==> flow/design.v (excerpt) <==
module ALU_TOP 
  #(parameter INDATA_WIDTH=16,
              Arithmatic_width=INDATA_WIDTH+INDATA_WIDTH,
              Logic_Width= INDATA_WIDTH,
              Shift_Width=INDATA_WIDTH,
              CMP_Width=3
  )
(
input wire [INDATA_WIDTH-1:0]           A,
input wire [INDATA_WIDTH-1:0]           B,
input wire [3:0]                        ALU_FUN,
input wire                              CLK,
input wire                              RST,
output wire [Arithmatic_width-1:0]      Arith_OUT,
output wire [Logic_Width-1:0]           Logic_OUT,
output wire [Shift_Width-1:0]           Shift_OUT,
output wire [CMP_Width-1:0]             CMP_OUT,
output wire                             Arith_FLAG,
output wire                             Carry_OUT,
output wire                             Logic_FLAG,
output wire                             Shift_FLAG,
output wire                             CMP_FLAG
);
wire                  Arith_enable ;
wire                  Logic_enable ;
wire                  Shift_enable ;
wire                  CMP_enable ;
Decoder mapping_Decoder(
.IN(ALU_FUN[3:2]),
.OUT({Shift_enable,CMP_enable,Logic_enable,Arith_enable})
);
ARITHMATIC_UNIT #(.IN_DATA_WIDTH(INDATA_WIDTH),.OUT_DATA_WIDTH(Arithmatic_width))mapping_Arith
(
.A(A),
.B(B),
.ALU_FUN(ALU_FUN[1:0]),
  ...
For scale: about 70 flip-flops, about 110 I/O pins, about 36,000 sq um of cells after synthesis.
==> flow/config.mk <==
export PLATFORM = sky130hd
export DESIGN_NAME = ALU_TOP
export DESIGN_NICKNAME = ALU_TOP
export VERILOG_FILES = /design/flow/design.v
export SDC_FILE = /design/flow/constraint.sdc
export NUM_CORES = 4
export LEC_CHECK = 0
export ABC_AREA = 1
export CAP_MARGIN = 10
export CELL_PAD_IN_SITES_GLOBAL_PLACEMENT = 2
export CORE_ASPECT_RATIO = 1.5
export CORE_MARGIN = 2
export CORE_UTILIZATION = 18
export CTS_CLUSTER_DIAMETER = 92
export GPL_ROUTABILITY_DRIVEN = 0
export GPL_TIMING_DRIVEN = 1
export HOLD_SLACK_MARGIN = 0.26
export MIN_ROUTING_LAYER = met2
export SETUP_SLACK_MARGIN = -2.0
export SLEW_MARGIN = 10
export TNS_END_PERCENT = 70
==> flow/constraint.sdc <==
create_clock -name core_clock -period 137.0 [get_ports {CLK}]
set_input_delay 27.4000 -clock core_clock [delete_from_list [all_inputs] [get_ports {CLK}]]
set_output_delay 27.4000 -clock core_clock [all_outputs]
set_load 0.01 [all_outputs]
run.sh (not shown) runs the stock make flow with config.mk's settings and CLKGATE_MAP_FILE=.
Next try:
Settings changed: ABC_AREA 1 to unset, CAP_MARGIN 10 to 20, CELL_PAD_IN_SITES_GLOBAL_PLACEMENT 2 to unset, CORE_ASPECT_RATIO 1.5 to unset, CORE_UTILIZATION 18 to 40, CTS_CLUSTER_DIAMETER 92 to unset, GPL_ROUTABILITY_DRIVEN 0 to unset, GPL_TIMING_DRIVEN 1 to unset, HOLD_SLACK_MARGIN 0.26 to unset, MIN_ROUTING_LAYER met2 to unset, SETUP_SLACK_MARGIN -2.0 to unset, SLEW_MARGIN 10 to 20, TNS_END_PERCENT 70 to unset.
Clock period 137.0 ns to 107.0 ns, I/O delays scaled along.
Effect: The new run finished clean; die size goes down by 56%; area after synthesis goes down by 3.5%; synthesized cell count goes down by 18%; first-iteration DRC count goes down by 61%; cell area goes up by 3.1%; core utilization goes up by 28 points; global-route usage goes up by 5.5 points; sequential share of layout area goes down by 0.13 points; via count goes down by 28%.


job 4958:
Starting RTL as in the previous note.
clock: 134.0 ns
lec_check: 0
cap_margin: 20
cell_pad_in_sites_global_placement: 0
core_margin: 2
core_utilization: 40
cts_cluster_size: 58
hold_slack_margin: 0.29
slew_margin: 0
Job 4958 closes out successfully: all stages finished, all timing, DRC and antenna checks passed.
#### Input delta (job 5897 over job 4958)
- SLEW_MARGIN now 20, was 0
- CTS_CLUSTER_SIZE no longer set, was 58
- TNS_END_PERCENT now 5, previously not set
- CORE_UTILIZATION now 69, was 40
- CELL_PAD_IN_SITES_GLOBAL_PLACEMENT no longer set, was 0
- HOLD_SLACK_MARGIN no longer set, was 0.29
- the clock period (ns, I/O delays scaled along) now 110.0, was 134.0
Lower number of ordinary and repair buffers in the finished layout was reported by job 4958, not job 5897.
As of job 5897, via density per instance had risen by more than 10% compared to job 4958.
Re count of cells resized by post-cts repair: job 5897 and job 4958 aren't equal, and the lower value belongs to job 4958.
Job 5897 vs job 4958 on clock buffer count in the final layout: job 5897 is the lower one.
Compared with job 4958, in job 5897 die boundary width lost 24%, delay of the slowest cell on the worst path lost 0.18 ns, mapped cell area neither gained nor lost much.
Going from job 4958 to job 5897, post-route cell area up 6.9%; synthesis-to-layout area growth increased by 7.5 points relative to the old numbers.
Job 5897 completed; timing, DRC and antenna clean
What job 5677 does differently from job 5897 at the input level:
- changing TNS_END_PERCENT from 5 to 40
- changing CORE_UTILIZATION from 69 to 24
--- outcome ---
- Higher wire length was reported by job 5677, not job 5897.
- Against job 5897, job 5677 comes in 0.02 ns lower on critical path's largest stage delay.
- Job 5677 vs job 5897 — global-route wire length before repair climbed by a few percent
- Lower horizontal die dimension was reported by job 5897, not job 5677.
- Diff job 5897 -> job 5677 | worst setup slack | increase of 1.82 ns
- NOTE non-clock buffer count job 5897->job 5677 decreased by a few percent
- Job 5677 vs job 5897: total met3 wirelength after detailed routing down in job 5677
- Re initial antenna violation count: job 5677 is 6 up on job 5897.
- Multi-input logic area of job 5677 exceeds that of job 5897 slightly.


ALU_TOP again, from the RTL that the note above started with.
// ALU_TOP
module ALU_TOP 
  #(parameter INDATA_WIDTH=16,
              Arithmatic_width=INDATA_WIDTH+INDATA_WIDTH,
              Logic_Width= INDATA_WIDTH,
              Shift_Width=INDATA_WIDTH,
              CMP_Width=3
  )
(
input wire [INDATA_WIDTH-1:0]           A,
input wire [INDATA_WIDTH-1:0]           B,
input wire [3:0]                        ALU_FUN,
input wire                              CLK,
input wire                              RST,
output wire [Arithmatic_width-1:0]      Arith_OUT,
output wire [Logic_Width-1:0]           Logic_OUT,
output wire [Shift_Width-1:0]           Shift_OUT,
output wire [CMP_Width-1:0]             CMP_OUT,
output wire                             Arith_FLAG,
output wire                             Carry_OUT,
output wire                             Logic_FLAG,
output wire                             Shift_FLAG,
output wire                             CMP_FLAG
);
clock: 101.0 ns
lec_check: 0
cap_margin: 0
core_margin: 2
core_utilization: 72
max_routing_layer: met4
place_density: 0.63
slew_margin: 20
The starting point finished with setup timing left.
Next try:
==> flow/config.mk (replaced) <==
export PLATFORM = sky130hd
export DESIGN_NAME = ALU_TOP
export DESIGN_NICKNAME = ALU_TOP
export VERILOG_FILES = /design/flow/design.v
export SDC_FILE = /design/flow/constraint.sdc
export NUM_CORES = 4
export LEC_CHECK = 0
export ABC_AREA = 1
export CAP_MARGIN = 20
export CORE_MARGIN = 2
export CORE_UTILIZATION = 58
export CTS_CLUSTER_DIAMETER = 216
export SLEW_MARGIN = 20
==> flow/constraint.sdc (replaced) <==
create_clock -name core_clock -period 76.4 [get_ports {CLK}]
set_input_delay 15.2800 -clock core_clock [delete_from_list [all_inputs] [get_ports {CLK}]]
set_output_delay 15.2800 -clock core_clock [all_outputs]
set_load 0.01 [all_outputs]
=> The changed run failed in global routing (5_1_grt) on GRT-0232; die size increases by a quarter to a third; area after synthesis rose by a few percent; synthesized cell count goes up by about a fifth.


== v50 ==
Starting RTL as in the previous note.
clock: 13.9 ns
lec_check: 0
cap_margin: 20
core_margin: 2
core_utilization: 72
cts_cluster_diameter: 397
cts_cluster_size: 10
place_density: 0.4
setup_slack_margin: 4.12
slew_margin: 20
Flow for v50 halted at detailed placement (3_5_place_dp), error code DPL-0033.
#### Input delta (v18 over v50)
- CTS_CLUSTER_SIZE removed (was 10)
- SETUP_SLACK_MARGIN removed (was 4.12)
- CORE_UTILIZATION changed from 72 to 40
- CTS_CLUSTER_DIAMETER removed (was 397)
- PLACE_DENSITY removed (was 0.4)
- the clock period (ns, I/O delays scaled along) changed from 13.9 to 110.0
--- outcome ---
Row initial core utilization: v18 lower / v50 higher
Taking v50 over v18, the die extent in y ratio works out to 0.75.
v50 is listed as incomplete: the tool reported an error in detailed placement (3_5_place_dp) and the run ended there.
v18 reached the final stage; the timing, design-rule and antenna checks on its layout passed.
Placeable core region (v18 / v50): 1.8
> inputs changed (v18 -> v39)
- an added TNS_END_PERCENT of 95
- an added GPL_ROUTABILITY_DRIVEN of 0
- an added PLACE_DENSITY_LB_ADDON of 0.15
- an added CELL_PAD_IN_SITES_DETAIL_PLACEMENT of 1
- an added CORE_ASPECT_RATIO of 1.16
- an added CTS_CLUSTER_SIZE of 82
- a change of CORE_MARGIN from 2 to 7
### Flow results
The hold slack in v39 sits 0.055 ns below the value recorded for v18. Sum of met3 wire segment lengths after detailed routing was lower in the run labelled v39.
Edits applied to the flow inputs when going from v39 to v36:
- a deleted CELL_PAD_IN_SITES_DETAIL_PLACEMENT that had been 1
- a deleted CTS_CLUSTER_SIZE that had been 82
- a deleted TNS_END_PERCENT that had been 95
- a change of CORE_UTILIZATION from 40 to 69
- a change of CORE_MARGIN from 7 to 2
- an added SETUP_SLACK_MARGIN of -2.0
- a deleted CORE_ASPECT_RATIO that had been 1.16
- a deleted PLACE_DENSITY_LB_ADDON that had been 0.15
Findings:
v36 completed end to end with timing, DRC and antenna clean.
v36: worst hold slack is 0.35 ns higher than what v39 reported.
Total routed wire length on the met1 layer delta for v36 relative to v39: about 16% lower
v36 and v39 ended up with roughly the same total I/O pin count.
Met2 wire length | v36 below v39
> inputs changed (v36 -> v49)
- setting CORE_ASPECT_RATIO to 0.5 for the first time
- setting CTS_CLUSTER_SIZE to 99 for the first time
- setting TNS_END_PERCENT to 40 for the first time
- changing CORE_UTILIZATION from 69 to 58
[summary]
v49 ended up with sky130_fd_sc_hd__clkdlybuf4s50_1 as its cell type of the slowest stage on the worst timing path; v36 ended up with sky130_fd_sc_hd__or4_1.
There was hardly any difference in sequential portion of the cell area between v49 and v36.
Per the comparison of v49 with v36, instance area at placement went down by about 0.6%; initial standard-cell utilization of the core went down by 11 points; placed cell count went up by 60; slack of the critical path went down by 0.043 ns.
Min number of non-clock buffers across v36 and v49: v49
Via count: v36 vs v49 — no meaningful difference
Looking only at detailed-routing wirelength on met1, and setting everything else aside, the lower value of v36 and v49 goes to v36.
The area fraction of clock buffers and clock inverters was comparable across v36 and v49.


The RTL this note starts from:
==> flow/design.v <==
module Decoder (
input  wire [1:0] IN ,
output reg  [3:0] OUT
);
always @(*)
  begin
  OUT = 4'b0000 ;
    case (IN)
     2'b00 : OUT = 4'b0001 ;
     2'b01 : OUT = 4'b0010 ;          
     2'b10 : OUT = 4'b0100 ;     
     2'b11 : OUT = 4'b1000 ;     
   endcase
 end 
 endmodule
module ARITHMATIC_UNIT
  #(parameter IN_DATA_WIDTH= 16,
              OUT_DATA_WIDTH=16
  )
  (
  input wire      [IN_DATA_WIDTH-1:0]        A,
  input wire      [IN_DATA_WIDTH-1:0]        B,
  input wire      [1:0]                      ALU_FUN,
  input wire                                 Clk,
  input wire                                 RST,
  input wire                                 Arithmaitc_Enable,
  output reg     [OUT_DATA_WIDTH-1:0]       Arith_out,
  output reg                                Arith_Flag,
  output reg                                Carry_out
  );
   reg     [OUT_DATA_WIDTH-1:0]       Arith_out_signal;
   reg     [1:0]                      Arith_Flag_signal;
   wire                              Carry_out_signal;
always@(posedge Clk or negedge RST)
begin
  if(!RST)
    begin
      Arith_out<=0;
      Arith_Flag<=0;
      Carry_out<=0;
    end
  else 
    begin
     Arith_out<=Arith_out_signal;
     Arith_Flag<=Arith_Flag_signal;
     Carry_out<=Carry_out_signal;
    end
end
always@(*)
begin
  Arith_out_signal=16'b0;
  Arith_Flag_signal=1'b0;
  if(Arithmaitc_Enable)
    begin
      case(ALU_FUN)
        2'b00:begin
          Arith_out_signal=A+B;
            Arith_Flag_signal=1'b1;
        end
        2'b01:begin
          Arith_out_signal=A-B;
            Arith_Flag_signal=1'b1;
        end
        2'b10:begin
          Arith_out_signal=A*B;
            Arith_Flag_signal=1'b1;
        end
        2'b11:begin
          Arith_out_signal=(B==0)?32'h0000FFFF:A/B;
            Arith_Flag_signal=1'b1;
        end   
    endcase
    end
    else
      begin
        Arith_out_signal=16'b0;
        Arith_Flag_signal=1'b0;
      end
end
assign  Carry_out_signal= Arith_out_signal[IN_DATA_WIDTH];
endmodule
module LOGIC_UNIT
   #(parameter IN_DATA_WIDTH= 16,
              OUT_DATA_WIDTH=16
  )
  (
  input wire      [IN_DATA_WIDTH-1:0]        A,
  input wire      [IN_DATA_WIDTH-1:0]        B,
  input wire      [1:0]                      ALU_FUN,
  input wire                                 Clk,
  input wire                                 RST,
  input wire                                 LOGIC_Enable,
  output reg     [OUT_DATA_WIDTH-1:0]        LOGICAL_out,
  output reg                                 LOGICAL_Flag
  );
  reg [OUT_DATA_WIDTH-1:0]        LOGICAL_out_signal;
  reg                             LOGICAL_Flag_siganl;
  always@(posedge Clk or negedge RST)
  begin
    if(!RST)
      begin
      LOGICAL_out<=16'b0;
      LOGICAL_Flag<=1'b0;
      end
    else
      begin
      LOGICAL_out<=LOGICAL_out_signal;
      LOGICAL_Flag<=LOGICAL_Flag_siganl;
      end
  end
  always@(*)
  begin
    LOGICAL_Flag_siganl=1'b0;
    LOGICAL_out_signal=16'b0;
    if(LOGIC_Enable)
      begin
        case(ALU_FUN)
           2'b00 : begin
              LOGICAL_out_signal = A & B ;
              LOGICAL_Flag_siganl = 1'b1 ;              
		      end
          2'b01 : begin
              LOGICAL_out_signal = A | B ;
              LOGICAL_Flag_siganl = 1'b1 ;           
		      end
         2'b10 : begin
              LOGICAL_out_signal = ~(A & B) ;
              LOGICAL_Flag_siganl = 1'b1 ;           
		      end
         2'b11 : begin
              LOGICAL_out_signal = ~(A | B) ;
              LOGICAL_Flag_siganl = 1'b1 ;           
		      end
		    endcase
		   end
		   else
		     begin
		        LOGICAL_Flag_siganl=1'b0;
            LOGICAL_out_signal=16'b0;
		       end
		end
		endmodule
module SHIFT_UNIT  
   #(parameter IN_DATA_WIDTH= 16,
              OUT_DATA_WIDTH=16
  )
  (
  input wire      [IN_DATA_WIDTH-1:0]        A,
  input wire      [IN_DATA_WIDTH-1:0]        B,
  input wire      [1:0]                      ALU_FUN,
  input wire                                 Clk,
  input wire                                 RST,
  input wire                                 SHIFT_Enable,
  output reg     [OUT_DATA_WIDTH-1:0]        SHIFT_OUT,
  output reg                                 SHIFT_FLAG
  );
  reg [OUT_DATA_WIDTH-1:0]        SHIFT_OUT_SIGNAL;
  reg                             SHIFT_FLAG_SIGNAL;
  always@(posedge Clk or negedge RST)
  begin
    if(!RST)
      begin
        SHIFT_OUT<=16'b0;
        SHIFT_FLAG<=1'b0;
      end
    else
      begin
      SHIFT_OUT<=SHIFT_OUT_SIGNAL;
      SHIFT_FLAG<=SHIFT_FLAG_SIGNAL;
      end
  end
  always@(*)
  begin 
    SHIFT_OUT_SIGNAL = 1'b0 ;
    SHIFT_FLAG_SIGNAL = 1'b0 ;
	if(SHIFT_Enable)
      case (ALU_FUN)
      2'b00 : begin
              SHIFT_OUT_SIGNAL = A >> 1  ;
              SHIFT_FLAG_SIGNAL = 1'b1 ;              
		      end
      2'b01 : begin
              SHIFT_OUT_SIGNAL = A << 1 ;
              SHIFT_FLAG_SIGNAL = 1'b1 ;           
		      end
      2'b10 : begin
              SHIFT_OUT_SIGNAL = B >> 1 ;
              SHIFT_FLAG_SIGNAL = 1'b1 ;           
		      end
      2'b11 : begin
              SHIFT_OUT_SIGNAL = B << 1 ;
              SHIFT_FLAG_SIGNAL = 1'b1 ;           
		      end
      endcase
	else
	 begin
      SHIFT_OUT_SIGNAL = 1'b0 ;
      SHIFT_FLAG_SIGNAL = 1'b0 ;
     end
 end
 endmodule
module CMP_UNIT 
  #(parameter IN_DATA_WIDTH= 16,
              OUT_DATA_WIDTH=16
  )
    (
  input wire      [IN_DATA_WIDTH-1:0]        A,
  input wire      [IN_DATA_WIDTH-1:0]        B,
  input wire      [1:0]                      ALU_FUN,
  input wire                                 Clk,
  input wire                                 RST,
  input wire                                 CMP_Enable,
  output reg     [OUT_DATA_WIDTH-1:0]        CMP_out,
  output reg                                 CMP_Flag
  );
  reg [OUT_DATA_WIDTH-1:0]        CMP_out_signal;
  reg                             CMP_Flag_siganl;
  always@(posedge Clk or negedge RST)
  begin
    if(!RST)
      begin
        CMP_out<=16'b0;
        CMP_Flag<=1'b0; 
      end
    else
      begin
      CMP_out<=CMP_out_signal;
      CMP_Flag<=CMP_Flag_siganl;
      end
  end
  always@(*)
  begin
    CMP_Flag_siganl=1'b0;
    CMP_out_signal=16'b0;
    if(CMP_Enable)
      begin
        case(ALU_FUN)
           2'b00 : begin
              CMP_out_signal = 16'b0  ;
              CMP_Flag_siganl = 1'b1 ;              
		               end
           2'b01 : begin
              CMP_Flag_siganl = 1'b1 ;  
              if (A==B)
                CMP_out_signal = 16'b1;
              else
                CMP_out_signal = 16'b0;			  
		               end
          2'b10 : begin
              CMP_Flag_siganl = 1'b1 ;  
              if (A>B)
                CMP_out_signal = 16'b10;
              else
                CMP_out_signal = 16'b0;			  
		              end
          2'b11 : begin
              CMP_Flag_siganl = 1'b1 ; 
              if (A<B)
                CMP_out_signal = 16'b11;
              else
                CMP_out_signal = 16'b0;			  
		              end
		         endcase
		     end
		   else
		     begin
		        CMP_Flag_siganl=1'b0;
            CMP_out_signal=16'b0;
		       end
		end
		endmodule
module ALU_TOP 
  #(parameter INDATA_WIDTH=16,
              Arithmatic_width=INDATA_WIDTH+INDATA_WIDTH,
              Logic_Width= INDATA_WIDTH,
              Shift_Width=INDATA_WIDTH,
              CMP_Width=3
  )
(
input wire [INDATA_WIDTH-1:0]           A,
input wire [INDATA_WIDTH-1:0]           B,
input wire [3:0]                        ALU_FUN,
input wire                              CLK,
input wire                              RST,
output wire [Arithmatic_width-1:0]      Arith_OUT,
output wire [Logic_Width-1:0]           Logic_OUT,
output wire [Shift_Width-1:0]           Shift_OUT,
output wire [CMP_Width-1:0]             CMP_OUT,
output wire                             Arith_FLAG,
output wire                             Carry_OUT,
output wire                             Logic_FLAG,
output wire                             Shift_FLAG,
output wire                             CMP_FLAG
);
wire                  Arith_enable ;
wire                  Logic_enable ;
wire                  Shift_enable ;
wire                  CMP_enable ;
Decoder mapping_Decoder(
.IN(ALU_FUN[3:2]),
.OUT({Shift_enable,CMP_enable,Logic_enable,Arith_enable})
);
ARITHMATIC_UNIT #(.IN_DATA_WIDTH(INDATA_WIDTH),.OUT_DATA_WIDTH(Arithmatic_width))mapping_Arith
(
.A(A),
.B(B),
.ALU_FUN(ALU_FUN[1:0]),
.Clk(CLK),
.RST(RST),
.Arithmaitc_Enable(Arith_enable),
.Arith_out(Arith_OUT),
.Arith_Flag(Arith_FLAG),
.Carry_out(Carry_OUT)
);
LOGIC_UNIT #(.IN_DATA_WIDTH(INDATA_WIDTH),.OUT_DATA_WIDTH(Logic_Width))mapping_Logic
(
.A(A),
.B(B),
.ALU_FUN(ALU_FUN[1:0]),
.Clk(CLK),
.RST(RST),
.LOGIC_Enable(Logic_enable),
.LOGICAL_out(Logic_OUT),
.LOGICAL_Flag(Logic_FLAG)
);
SHIFT_UNIT  #(.IN_DATA_WIDTH(INDATA_WIDTH),.OUT_DATA_WIDTH(Shift_Width))mapping_Shift
(
.A(A),
.B(B),
.ALU_FUN(ALU_FUN[1:0]),
.Clk(CLK),
.RST(RST),
.SHIFT_Enable(Shift_enable),
.SHIFT_OUT(Shift_OUT),
.SHIFT_FLAG(Shift_FLAG)
);
CMP_UNIT #(.IN_DATA_WIDTH(INDATA_WIDTH),.OUT_DATA_WIDTH(CMP_Width))mapping_Cmp
(
.A(A),
.B(B),
.ALU_FUN(ALU_FUN[1:0]),
.Clk(CLK),
.RST(RST),
.CMP_Enable(CMP_enable),
.CMP_out(CMP_OUT),
.CMP_Flag(CMP_FLAG)
);
endmodule
Settings: LEC_CHECK=0, CAP_MARGIN=20, CORE_MARGIN=2, CORE_UTILIZATION=49, CTS_CLUSTER_SIZE=16, GPL_ROUTABILITY_DRIVEN=0, SETUP_SLACK_MARGIN=-2.0, SLEW_MARGIN=20; clock period 110.0 ns.
The starting point ran to the end with no violations.
Then changed:
- CELL_PAD_IN_SITES_GLOBAL_PLACEMENT: not set -> 1
- CORE_UTILIZATION: 49 -> 58
- CTS_CLUSTER_DIAMETER: not set -> 64
- CTS_CLUSTER_SIZE: 16 -> 99
- GPL_ROUTABILITY_DRIVEN: 0 -> not set
- TNS_END_PERCENT: not set -> 40
Result: Core utilization increases by 9.6 points. Final cell count decreases by about 3.2%.
Then changed:
- CELL_PAD_IN_SITES_DETAIL_PLACEMENT: not set -> 1
- CELL_PAD_IN_SITES_GLOBAL_PLACEMENT: 1 -> not set
- CORE_UTILIZATION: 58 -> 40
- CTS_CLUSTER_DIAMETER: 64 -> not set
- CTS_CLUSTER_SIZE: 99 -> not set
- HOLD_SLACK_MARGIN: not set -> 0.29
- SETUP_SLACK_MARGIN: -2.0 -> not set
- TNS_END_PERCENT: 40 -> not set
=> Cell count came out higher by 8.8%. Core utilization came out lower by 18 points. Die size came out higher by 44%. Setup slack is worse by 0.20 ns. Routed wire length rose by 23%. Via count climbs by 7.6%. Synthesized cell count is unchanged. Design area goes up by 6.5%.
Then changed:
- CELL_PAD_IN_SITES_DETAIL_PLACEMENT: 1 -> not set
- CORE_UTILIZATION: 40 -> 68
- CTS_CLUSTER_DIAMETER: not set -> 323
- HOLD_SLACK_MARGIN: 0.29 -> not set
- TNS_END_PERCENT: not set -> 40
The changed run ran to the end with no violations.
Final area goes down by about 4.5%.
Cell count goes down by 8.9%.
Setup slack improved by 1.0 ns.
Then changed:
- CORE_ASPECT_RATIO: not set -> 0.5
- CORE_UTILIZATION: 68 -> 59
- CTS_CLUSTER_DIAMETER: 323 -> not set
- SETUP_SLACK_MARGIN: not set -> -2.0
What happened:
- global-route usage went down by 4.5 points
- sequential share of layout area hardly moves
- clock-buffer cell count is unchanged
- worst setup slack got worse by 1.3 ns
- worst hold slack gets better by 0.20 ns
- design area decreases slightly
- routed wire length grows by a few percent
